==> flow/design.v (excerpt) <==
module SIMD(clk,rst,opcode,funct3,funct7,rd_data1,rd_data2,rd_data3,w_add,immed,instrc_add,wr_add,wr_data );
input clk;   
input rst;   
input [6:0] opcode;  
input [2:0] funct3;  
input [6:0] funct7;  
input [15:0] rd_data1;   
input [15:0] rd_data2;   
input [15:0] rd_data3;   
input [4:0] w_add;   
input [11:0] immed;  
output [6:0]instrc_add;
output [4:0] wr_add;     
output [15:0] wr_data;   
wire [1:0]mode;
reg [12:0]op;
wire [3:0]scr_r;
wire scr;
wire [2:0]op_r;
wire [1:0]mac_hl;
wire [15:0]sig_ex;
wire [6:0]n_instrc_add;
wire [1:0]alu_mode;
wire [12:0]alu_op;
wire alu_scr;
wire signed[15:0]source1;
wire [15:0]data2;
wire signed[15:0]source3;
wire [15:0]exsig_data;
wire signed[15:0]source2;
wire signed[7:0]source1_8_1;
wire signed[7:0]source1_8_2;
wire signed[7:0]source2_8_1;
wire signed[7:0]source2_8_2;
wire signed[7:0]source3_8_1;
wire signed[7:0]source3_8_2;
wire signed[3:0]source1_4_1;
wire signed[3:0]source1_4_2;
wire signed[3:0]source1_4_3;
wire signed[3:0]source1_4_4;
wire signed[3:0]source2_4_1;
wire signed[3:0]source2_4_2;
wire signed[3:0]source2_4_3;
wire signed[3:0]source2_4_4;
wire signed[3:0]source3_4_1;
wire signed[3:0]source3_4_2;
wire signed[3:0]source3_4_3;
wire signed[3:0]source3_4_4;
reg [15:0]result_reg;
reg [31:0]mul_reg;
reg[91:0] pip_reg;
reg [6:0] instrc_add;  
assign scr_r=opcode[3:0];
assign op_r=opcode[6:4];
assign mac_hl=funct7[1:0];
always @(posedge clk)
    begin
        if(!rst)
            instrc_add<=0;
        else
            instrc_add<=n_instrc_add;
    end
assign mode=(funct3==3'b001)? 2'b01:
            (funct3==3'b010)? 2'b10:
            (funct3==3'b100)? 2'b11:2'b00;
assign scr=(scr_r==4'b0011)? 1:0;
always @ (opcode or funct7 or mac_hl)
    begin
        case (opcode)
            7'b0111011:begin
                            case(funct7)
                                7'b0000000: op=13'b0000_0000_0000_1;  
                                7'b0100000: op=13'b0000_0000_0001_0;  
  ...
Size in the first run: about 4800 cells after synthesis, about 86 flip-flops, roughly 35000 um2 of cells after synthesis.
export LEC_CHECK = 0
export ABC_AREA = 1
export CAP_MARGIN = 20
export CORE_ASPECT_RATIO = 1.12
export CORE_MARGIN = 2
export CORE_UTILIZATION = 66
export CTS_CLUSTER_DIAMETER = 361
export CTS_CLUSTER_SIZE = 98
export SETUP_SLACK_MARGIN = 1.81
export SLEW_MARGIN = 20
export TNS_END_PERCENT = 5
create_clock -name core_clock -period 6.19 [get_ports {clk}]
run.sh (not shown) runs the stock make flow with config.mk's settings and CLKGATE_MAP_FILE=.
The starting point never finished: it broke off in global routing.
Then changed:
- ABC_AREA: 1 -> default
- CORE_ASPECT_RATIO: 1.12 -> default
- CORE_UTILIZATION: 66 -> 44
- CTS_CLUSTER_DIAMETER: 361 -> default
- CTS_CLUSTER_SIZE: 98 -> default
- SETUP_SLACK_MARGIN: 1.81 -> 1.45
- TNS_END_PERCENT: 5 -> default
- clock period: 6.19 -> 5.68 ns (I/O delays scaled with it)
Outcome: The changed run reached the layout checks and failed them: negative setup slack. Area after synthesis decreases by 4.7%. Die size is higher by 42%. Synthesized cell count is lower by 19%.
Then changed:
- CORE_UTILIZATION: 44 -> 36
- SETUP_SLACK_MARGIN: 1.45 -> default
- clock period: 5.68 -> 12.4 ns (I/O delays scaled with it)
The changed run passed the timing, design-rule and antenna checks.
Final cell count decreases by roughly a tenth.
Critical path depth drops by 1.
Setup slack improves by 3.4 ns.
Final area came out lower by about a fifth.

========
## run A
SIMD again, from the RTL that the note above started with.
==> flow/design.v (excerpt) <==
module SIMD(clk,rst,opcode,funct3,funct7,rd_data1,rd_data2,rd_data3,w_add,immed,instrc_add,wr_add,wr_data );
input clk;   
input rst;   
input [6:0] opcode;  
input [2:0] funct3;  
input [6:0] funct7;  
input [15:0] rd_data1;   
input [15:0] rd_data2;   
input [15:0] rd_data3;   
input [4:0] w_add;   
input [11:0] immed;  
output [6:0]instrc_add;
output [4:0] wr_add;     
output [15:0] wr_data;   
wire [1:0]mode;
reg [12:0]op;
wire [3:0]scr_r;
wire scr;
wire [2:0]op_r;
wire [1:0]mac_hl;
wire [15:0]sig_ex;
wire [6:0]n_instrc_add;
wire [1:0]alu_mode;
wire [12:0]alu_op;
wire alu_scr;
wire signed[15:0]source1;
wire [15:0]data2;
wire signed[15:0]source3;
wire [15:0]exsig_data;
wire signed[15:0]source2;
wire signed[7:0]source1_8_1;
wire signed[7:0]source1_8_2;
wire signed[7:0]source2_8_1;
wire signed[7:0]source2_8_2;
wire signed[7:0]source3_8_1;
wire signed[7:0]source3_8_2;
wire signed[3:0]source1_4_1;
wire signed[3:0]source1_4_2;
wire signed[3:0]source1_4_3;
wire signed[3:0]source1_4_4;
wire signed[3:0]source2_4_1;
wire signed[3:0]source2_4_2;
wire signed[3:0]source2_4_3;
wire signed[3:0]source2_4_4;
wire signed[3:0]source3_4_1;
wire signed[3:0]source3_4_2;
wire signed[3:0]source3_4_3;
wire signed[3:0]source3_4_4;
reg [15:0]result_reg;
reg [31:0]mul_reg;
reg[91:0] pip_reg;
reg [6:0] instrc_add;  
assign scr_r=opcode[3:0];
assign op_r=opcode[6:4];
assign mac_hl=funct7[1:0];
always @(posedge clk)
    begin
        if(!rst)
            instrc_add<=0;
        else
            instrc_add<=n_instrc_add;
    end
  ...
==> flow/config.mk <==
export PLATFORM = sky130hd
export DESIGN_NAME = SIMD
export DESIGN_NICKNAME = SIMD
export VERILOG_FILES = /design/flow/design.v
export SDC_FILE = /design/flow/constraint.sdc
export NUM_CORES = 4
export LEC_CHECK = 0
export CAP_MARGIN = 20
export CORE_MARGIN = 2
export CORE_UTILIZATION = 72
export CTS_CLUSTER_SIZE = 43
export PLACE_DENSITY_LB_ADDON = 0.0
export SETUP_SLACK_MARGIN = 1.35
export SLEW_MARGIN = 20
==> flow/constraint.sdc <==
create_clock -name core_clock -period 11.0 [get_ports {clk}]
set_input_delay 2.2000 -clock core_clock [delete_from_list [all_inputs] [get_ports {clk}]]
set_output_delay 2.2000 -clock core_clock [all_outputs]
set_load 0.01 [all_outputs]
Run A never completed; the flow aborted with a tool error in global routing.
Edits applied to the flow inputs when going from run A to run B:
Settings: CTS_CLUSTER_SIZE: 43 -> unset; ABC_AREA: unset -> 1; SETUP_SLACK_MARGIN: 1.35 -> unset; CORE_UTILIZATION: 72 -> 66; PLACE_DENSITY_LB_ADDON: 0.0 -> unset; the clock period (ns, I/O delays scaled along): 11.0 -> 7.1.
[summary]
Number of distinct library cells after synthesis shrinks by more than a quarter when moving from run A to run B.
On run B: area fraction in and, or, nand and nor cells after synthesis is 8.0 points higher than what run A gave.
Comparing share of the core filled by cells before placement for run A and run B, the smaller number came from run B.
Area fraction in full adders, half adders and majority gates delta for run B relative to run A: 2.4 points lower
For run B, the flow was terminated by a tool error in global routing and produced no final design.
Compare run A and run B | post-synthesis instance total lower: run A
Run A -> run B: number of standard cells reported by yosys increased by more than 10%
Relative to run A, the area of the core measured on run B has increased by more than 10%.
Compared with run A, in run B die size increased 14%, count of buffers added by post-CTS timing repair for setup decreased 16, post-synthesis chip area from yosys increased 1600 um2.
Relative to run B, the following input files were edited for run C:
Settings: changing CORE_UTILIZATION from 66 to 70; setting CTS_CLUSTER_SIZE to 43 for the first time; setting SETUP_SLACK_MARGIN to 2.13 for the first time; removing ABC_AREA (formerly 1); changing the clock period (ns, I/O delays scaled along) from 7.1 to 11.0.
--- outcome ---
From the logs: run C reached the end of the flow and failed the layout checks with max-capacitance violations, max-slew violations.
Cmp run C and run B / multiplexer share of the synthesized area / lower: run B
Taking run B as the reference, in run C fraction of the mapped netlist area in simple logic gates went down by 8.0 points; total cell area reported by yosys after synthesis lost about 5%.
diff inputs: run C => run D
Settings: a change of CORE_UTILIZATION from 70 to 20; a deleted SETUP_SLACK_MARGIN that had been 2.13; a deleted CTS_CLUSTER_SIZE that had been 43; a change of the clock period (ns, I/O delays scaled along) from 11.0 to 10.6.
--- outcome ---
Utilization: run D < run C
Run D has completed all stages; timing, DRC and antenna checks passed.
Going from run C to run D, headroom to the max-slew limit went up, required time at the endpoint of the critical path went down, synthesized chip area reported by yosys did not really move, via count went down.
The inputs of run E differ from those of run D as listed below.
Settings: setting SETUP_SLACK_MARGIN to 0.94 for the first time; changing CORE_UTILIZATION from 20 to 40.
Run E: proportion of cell area occupied by multi-input gates 2.7 points above run D. In terms of clock-pin slew reported for the worst setup and hold paths after clock tree synthesis, run D and run E differ only marginally. Run E vs run D: number of signal-net buffers in the layout up by a little under 10%. Maximum frequency of run E exceeds that of run D by a few percent. In the tables for run D and run E, die outline area reads higher with run D. Taking run D as the reference point, the max-slew headroom at the worst pin of run E falls by 3.9 points. Re utilization: run D and run E aren't equal, and the higher value belongs to run E.

========
The RTL this note starts from:
==> flow/design.v <==
`timescale 1ns/1ps
module SIMD(clk,rst,opcode,funct3,funct7,rd_data1,rd_data2,rd_data3,w_add,immed,instrc_add,wr_add,wr_data );
input clk;   
input rst;   
input [6:0] opcode;  
input [2:0] funct3;  
input [6:0] funct7;  
input [15:0] rd_data1;   
input [15:0] rd_data2;   
input [15:0] rd_data3;   
input [4:0] w_add;   
input [11:0] immed;  
output [6:0]instrc_add;
output [4:0] wr_add;     
output [15:0] wr_data;   
wire [1:0]mode;
reg [12:0]op;
wire [3:0]scr_r;
wire scr;
wire [2:0]op_r;
wire [1:0]mac_hl;
wire [15:0]sig_ex;
wire [6:0]n_instrc_add;
wire [1:0]alu_mode;
wire [12:0]alu_op;
wire alu_scr;
wire signed[15:0]source1;
wire [15:0]data2;
wire signed[15:0]source3;
wire [15:0]exsig_data;
wire signed[15:0]source2;
wire signed[7:0]source1_8_1;
wire signed[7:0]source1_8_2;
wire signed[7:0]source2_8_1;
wire signed[7:0]source2_8_2;
wire signed[7:0]source3_8_1;
wire signed[7:0]source3_8_2;
wire signed[3:0]source1_4_1;
wire signed[3:0]source1_4_2;
wire signed[3:0]source1_4_3;
wire signed[3:0]source1_4_4;
wire signed[3:0]source2_4_1;
wire signed[3:0]source2_4_2;
wire signed[3:0]source2_4_3;
wire signed[3:0]source2_4_4;
wire signed[3:0]source3_4_1;
wire signed[3:0]source3_4_2;
wire signed[3:0]source3_4_3;
wire signed[3:0]source3_4_4;
reg [15:0]result_reg;
reg [31:0]mul_reg;
reg[91:0] pip_reg;
reg [6:0] instrc_add;  
assign scr_r=opcode[3:0];
assign op_r=opcode[6:4];
assign mac_hl=funct7[1:0];
always @(posedge clk)
    begin
        if(!rst)
            instrc_add<=0;
        else
            instrc_add<=n_instrc_add;
    end
assign mode=(funct3==3'b001)? 2'b01:
            (funct3==3'b010)? 2'b10:
            (funct3==3'b100)? 2'b11:2'b00;
assign scr=(scr_r==4'b0011)? 1:0;
always @ (opcode or funct7 or mac_hl)
    begin
        case (opcode)
            7'b0111011:begin
                            case(funct7)
                                7'b0000000: op=13'b0000_0000_0000_1;  
                                7'b0100000: op=13'b0000_0000_0001_0;  
                                7'b1000001: op=13'b0000_0000_0010_0;  
                                7'b1000010: op=13'b0000_0000_0100_0;  
                                7'b0001000: op=13'b0000_0000_1000_0;  
                                7'b0010000: op=13'b0000_0001_0000_0;  
                                7'b0011000: op=13'b0000_0010_0000_0;  
                                7'b0110000: op=13'b0000_0100_0000_0;  
                                default:op=13'b0000_0000_0000_0;  
                            endcase
                        end
             7'b1001011:begin
                            case(mac_hl)
                                2'b01:op=13'b0000_1000_0000_0;  
                                2'b10:op=13'b0001_0000_0000_0;  
                                default:op=13'b0000_0000_0000_0;  
                            endcase
                        end
             7'b0100011:op=13'b0010_0000_0000_0;  
             7'b1100011:op=13'b0100_0000_0000_0;  
             7'b1010011:op=13'b1000_0000_0000_0;  
             default:op=13'b0000_0000_0000_0;  
        endcase                                   
    end
assign sig_ex={{4{immed[10]}},immed};
assign n_instrc_add=instrc_add+3'b100;
always @(posedge clk)
    begin
        if(!rst)
            pip_reg <=0;
        else
            begin
                pip_reg[1:0]<=mode;  
                pip_reg[14:2]<=op;  
                pip_reg[15]<=scr;  
                pip_reg[31:16]<= rd_data1;  
                pip_reg[47:32]<= rd_data2;  
                pip_reg[63:48]<= rd_data3;  
                pip_reg[68:64]<= w_add;  
                pip_reg[91:76]<= sig_ex; 
            end 
    end
assign alu_mode=pip_reg[1:0];
assign alu_op=pip_reg[14:2];
assign alu_scr=pip_reg[15];
assign source1=pip_reg[31:16];
assign data2=pip_reg[47:32];
assign source3=pip_reg[63:48];
assign wr_add=pip_reg[68:64];
assign exsig_data=pip_reg[91:76];
assign source2=(alu_scr==1'b0)? data2:exsig_data;
assign source1_8_1=source1[7:0];
assign source1_8_2=source1[15:8];
assign source2_8_1=source2[7:0];
assign source2_8_2=source2[15:8];
assign source3_8_1=source3[7:0];
assign source3_8_2=source3[15:8];
assign source1_4_1=source1[3:0];
assign source1_4_2=source1[7:4];
assign source1_4_3=source1[11:8];
assign source1_4_4=source1[15:12];
assign source2_4_1=source2[3:0];
assign source2_4_2=source2[7:4];
assign source2_4_3=source2[11:8];
assign source2_4_4=source2[15:12];
assign source3_4_1=source3[3:0];
assign source3_4_2=source3[7:4];
assign source3_4_3=source3[11:8];
assign source3_4_4=source3[15:12];
always @(alu_op or alu_mode or source1 or source2 or source3 or source1_8_1 or source1_8_2 or 
         source2_8_1 or source2_8_2 or source3_8_1 or source3_8_2 or source1_4_1 or source1_4_2 or
         source1_4_3 or source1_4_4 or source2_4_1 or source2_4_2 or source2_4_3 or source2_4_4 or
         source3_4_1 or source3_4_2 or source3_4_3 or source3_4_3 or source3_4_4)
    begin
        mul_reg=0;
        result_reg=0;
        case(alu_op)
           13'b0000_0000_0000_1:begin
                                    case(alu_mode)
                                        2'b01:result_reg=source1+source2;  
                                        2'b10:result_reg={source1_8_2+source2_8_2,source1_8_1+source2_8_1};  
                                        2'b11:result_reg={source1_4_4+source2_4_4,source1_4_3+source2_4_3,source1_4_2+source2_4_2,source1_4_1+source2_4_1};  
                                        default:result_reg=0;
                                    endcase
                                end
           13'b0000_0000_0001_0:begin
                                    case(alu_mode)
                                        2'b01:result_reg=source1-source2;  
                                        2'b10:result_reg={source1_8_2-source2_8_2,source1_8_1-source2_8_1};  
                                        2'b11:result_reg={source1_4_4-source2_4_4,source1_4_3-source2_4_3,source1_4_2-source2_4_2,source1_4_1-source2_4_1};  
                                        default:result_reg=0;                       
                                    endcase
                                end
           13'b0000_0000_0010_0:begin
                                    case(alu_mode)
                                        2'b01:begin
                                                mul_reg=source1*source2;  
                                                result_reg=mul_reg[15:0];  
                                              end
                                        2'b10:begin
                                                mul_reg[15:0]=source1_8_1*source2_8_1;  
                                                mul_reg[31:16]=source1_8_2*source2_8_2;
                                                result_reg={mul_reg[23:16],mul_reg[7:0]}; 
                                              end
                                        2'b11:begin
                                                mul_reg[7:0]=source1_4_1*source2_4_1;  
                                                mul_reg[15:8]=source1_4_2*source2_4_2;
                                                mul_reg[23:16]=source1_4_3*source2_4_3;
                                                mul_reg[31:24]=source1_4_4*source2_4_4;
                                                result_reg={mul_reg[27:24],mul_reg[19:16],mul_reg[11:8],mul_reg[3:0]}; 
                                              end
                                        default:begin
                                                    result_reg=0;
                                                    mul_reg=0;
                                                end
                                    endcase
                                end
           13'b0000_0000_0100_0:begin
                                    case(alu_mode)
                                        2'b01:begin 
                                                mul_reg=source1*source2;  
                                                result_reg=mul_reg[31:16];  
                                              end
                                        2'b10:begin
                                                mul_reg[15:0]=source1_8_1*source2_8_1;  
                                                mul_reg[31:16]=source1_8_2*source2_8_2;
                                                result_reg={mul_reg[31:24],mul_reg[15:8]}; 
                                              end
                                        2'b11:begin
                                                mul_reg[7:0]=source1_4_1*source2_4_1;  
                                                mul_reg[15:8]=source1_4_2*source2_4_2;
                                                mul_reg[23:16]=source1_4_3*source2_4_3;
                                                mul_reg[31:24]=source1_4_4*source2_4_4;
                                                result_reg={mul_reg[31:28],mul_reg[23:20],mul_reg[15:12],mul_reg[7:4]}; 
                                              end
                                        default:begin
                                                    result_reg=0;
                                                    mul_reg=0;
                                                end
                                    endcase
                                end
           13'b0000_0000_1000_0:result_reg=source1&source2;  
           13'b0000_0001_0000_0:result_reg=source1|source2;  
           13'b0000_0010_0000_0:result_reg=source1^source2;  
           13'b0000_0100_0000_0:result_reg=~source1;  
           13'b0000_1000_0000_0:begin
                                    case(alu_mode)
                                        2'b01:begin
                                                mul_reg=source1*source2+{{16{1'b0}},source3};  
                                                result_reg=mul_reg[15:0];  
                                              end
                                        2'b10:begin
                                                mul_reg[15:0]=source1_8_1*source2_8_1+{{8{1'b0}},source3_8_1};  
                                                mul_reg[31:16]=source1_8_2*source2_8_2+{{8{1'b0}},source3_8_2};
                                                result_reg={mul_reg[23:16],mul_reg[7:0]}; 
                                              end
                                        2'b11:begin
                                                mul_reg[7:0]=source1_4_1*source2_4_1+{{4{1'b0}},source3_4_1};  
                                                mul_reg[15:8]=source1_4_2*source2_4_2+{{4{1'b0}},source3_4_2};
                                                mul_reg[23:16]=source1_4_3*source2_4_3+{{4{1'b0}},source3_4_3};
                                                mul_reg[31:24]=source1_4_4*source2_4_4+{{4{1'b0}},source3_4_4};
                                                result_reg={mul_reg[27:24],mul_reg[19:16],mul_reg[11:8],mul_reg[3:0]}; 
                                              end
                                        default:begin
                                                    result_reg=0;
                                                    mul_reg=0;
                                                end
                                    endcase
                                end
           13'b0001_0000_0000_0:begin
                                    case(alu_mode)
                                        2'b01:begin
                                                mul_reg=source1*source2+{{16{1'b0}},source3};  
                                                result_reg=mul_reg[31:16];  
                                              end
                                        2'b10:begin
                                                mul_reg[15:0]=source1_8_1*source2_8_1+{{8{1'b0}},source3_8_1};  
                                                mul_reg[31:16]=source1_8_2*source2_8_2+{{8{1'b0}},source3_8_2};
                                                result_reg={mul_reg[31:24],mul_reg[15:8]}; 
                                              end
                                        2'b11:begin
                                                mul_reg[7:0]=source1_4_1*source2_4_1+{{4{1'b0}},source3_4_1};  
                                                mul_reg[15:8]=source1_4_2*source2_4_2+{{4{1'b0}},source3_4_2};
                                                mul_reg[23:16]=source1_4_3*source2_4_3+{{4{1'b0}},source3_4_3};
                                                mul_reg[31:24]=source1_4_4*source2_4_4+{{4{1'b0}},source3_4_4};
                                                result_reg={mul_reg[31:28],mul_reg[23:20],mul_reg[15:12],mul_reg[7:4]}; 
                                              end
                                        default:begin
                                                    result_reg=0;
                                                    mul_reg=0;
                                                end                                    
                                    endcase
                                end
           13'b0010_0000_0000_0:result_reg=(source1<<source2);  
           13'b0100_0000_0000_0:result_reg=(source1>>source2);  
           13'b1000_0000_0000_0:result_reg=(source1<<<source2);  
           default:result_reg=0;
        endcase
    end
assign wr_data=result_reg;
endmodule
make LEC_CHECK=0 ABC_AREA=0 CAP_MARGIN=20 CELL_PAD_IN_SITES_GLOBAL_PLACEMENT=1 CORE_ASPECT_RATIO=0.73 CORE_MARGIN=2 CORE_UTILIZATION=33 CTS_CLUSTER_SIZE=35 GPL_TIMING_DRIVEN=0 MIN_ROUTING_LAYER=met2 PLACE_DENSITY=0.63 SLEW_MARGIN=35 finish   # period 18.5 ns
The starting point died in global routing (5_1_grt) on GRT-0116.
Change:
- ABC_AREA: 0 -> 1
- CELL_PAD_IN_SITES_GLOBAL_PLACEMENT: 1 -> default
- CORE_ASPECT_RATIO: 0.73 -> default
- CORE_MARGIN: 2 -> 7
- CORE_UTILIZATION: 33 -> 72
- CTS_CLUSTER_DIAMETER: default -> 397
- CTS_CLUSTER_SIZE: 35 -> 20
- GPL_TIMING_DRIVEN: 0 -> 1
- MIN_ROUTING_LAYER: met2 -> default
- PLACE_DENSITY: 0.63 -> default
- SETUP_SLACK_MARGIN: default -> 0.7
- SLEW_MARGIN: 35 -> 20
=>
- The changed run finished with timing, DRC and antenna clean
- synthesized cell count rose by a quarter to a third
- area after synthesis rose by a few percent
- die area fell by well over a third
Change:
- ABC_AREA: 1 -> default
- CORE_MARGIN: 7 -> 2
- CORE_UTILIZATION: 72 -> 32
- CTS_CLUSTER_DIAMETER: 397 -> default
- CTS_CLUSTER_SIZE: 20 -> default
- GPL_TIMING_DRIVEN: 1 -> default
- SETUP_SLACK_MARGIN: 0.7 -> default
- clock period: 18.5 -> 16.0 ns (I/O delays scaled with it)
The changed run passed the timing, design-rule and antenna checks.
Setup slack is worse by 2.2 ns.
Clock-buffer cell count stays the same.
Non-clock buffer count goes up by 29.
Core utilization falls by 42 points.
Wire length decreases by about 2.5%.
First-iteration DRC count goes down by 38%.
Cell area came out lower by about 1.3%.
Global-route usage shrinks by 24 points.
Die area is higher by 94%.
Final cell count went down by 2.5%.
Change:
- CORE_UTILIZATION: 32 -> 40
- clock period: 16.0 -> 10.6 ns (I/O delays scaled with it)
Effect: Sequential power went up by 55%; critical path depth went up by 7; first-iteration DRC count went down by 3.4%; sequential cell count is unchanged; total power went up by about 55%.
Change:
- ABC_AREA: default -> 0
- CAP_MARGIN: 20 -> 10
- CORE_ASPECT_RATIO: default -> 1.47
- CORE_UTILIZATION: 40 -> 54
- CTS_CLUSTER_DIAMETER: default -> 240
- GPL_ROUTABILITY_DRIVEN: default -> 1
- GPL_TIMING_DRIVEN: default -> 0
- PLACE_DENSITY_LB_ADDON: default -> 0.04
- TNS_END_PERCENT: default -> 60
Effect: This time the run ran to the end with violations: negative setup slack. Sequential cell count is unchanged. Total power went up by 12%. Global-route usage went up by 17 points. Clock skew went up by 0.013 ns. Final area went up by 1.9%. Critical path depth went down by 5. Synthesized area stays the same. Combinational power went up by 13%. Hold slack improved by 0.021 ns. Count of clock-buffer cells in the layout is unchanged. Cell count went down by 4.7%.
Power and IR drop assume default switching activity.
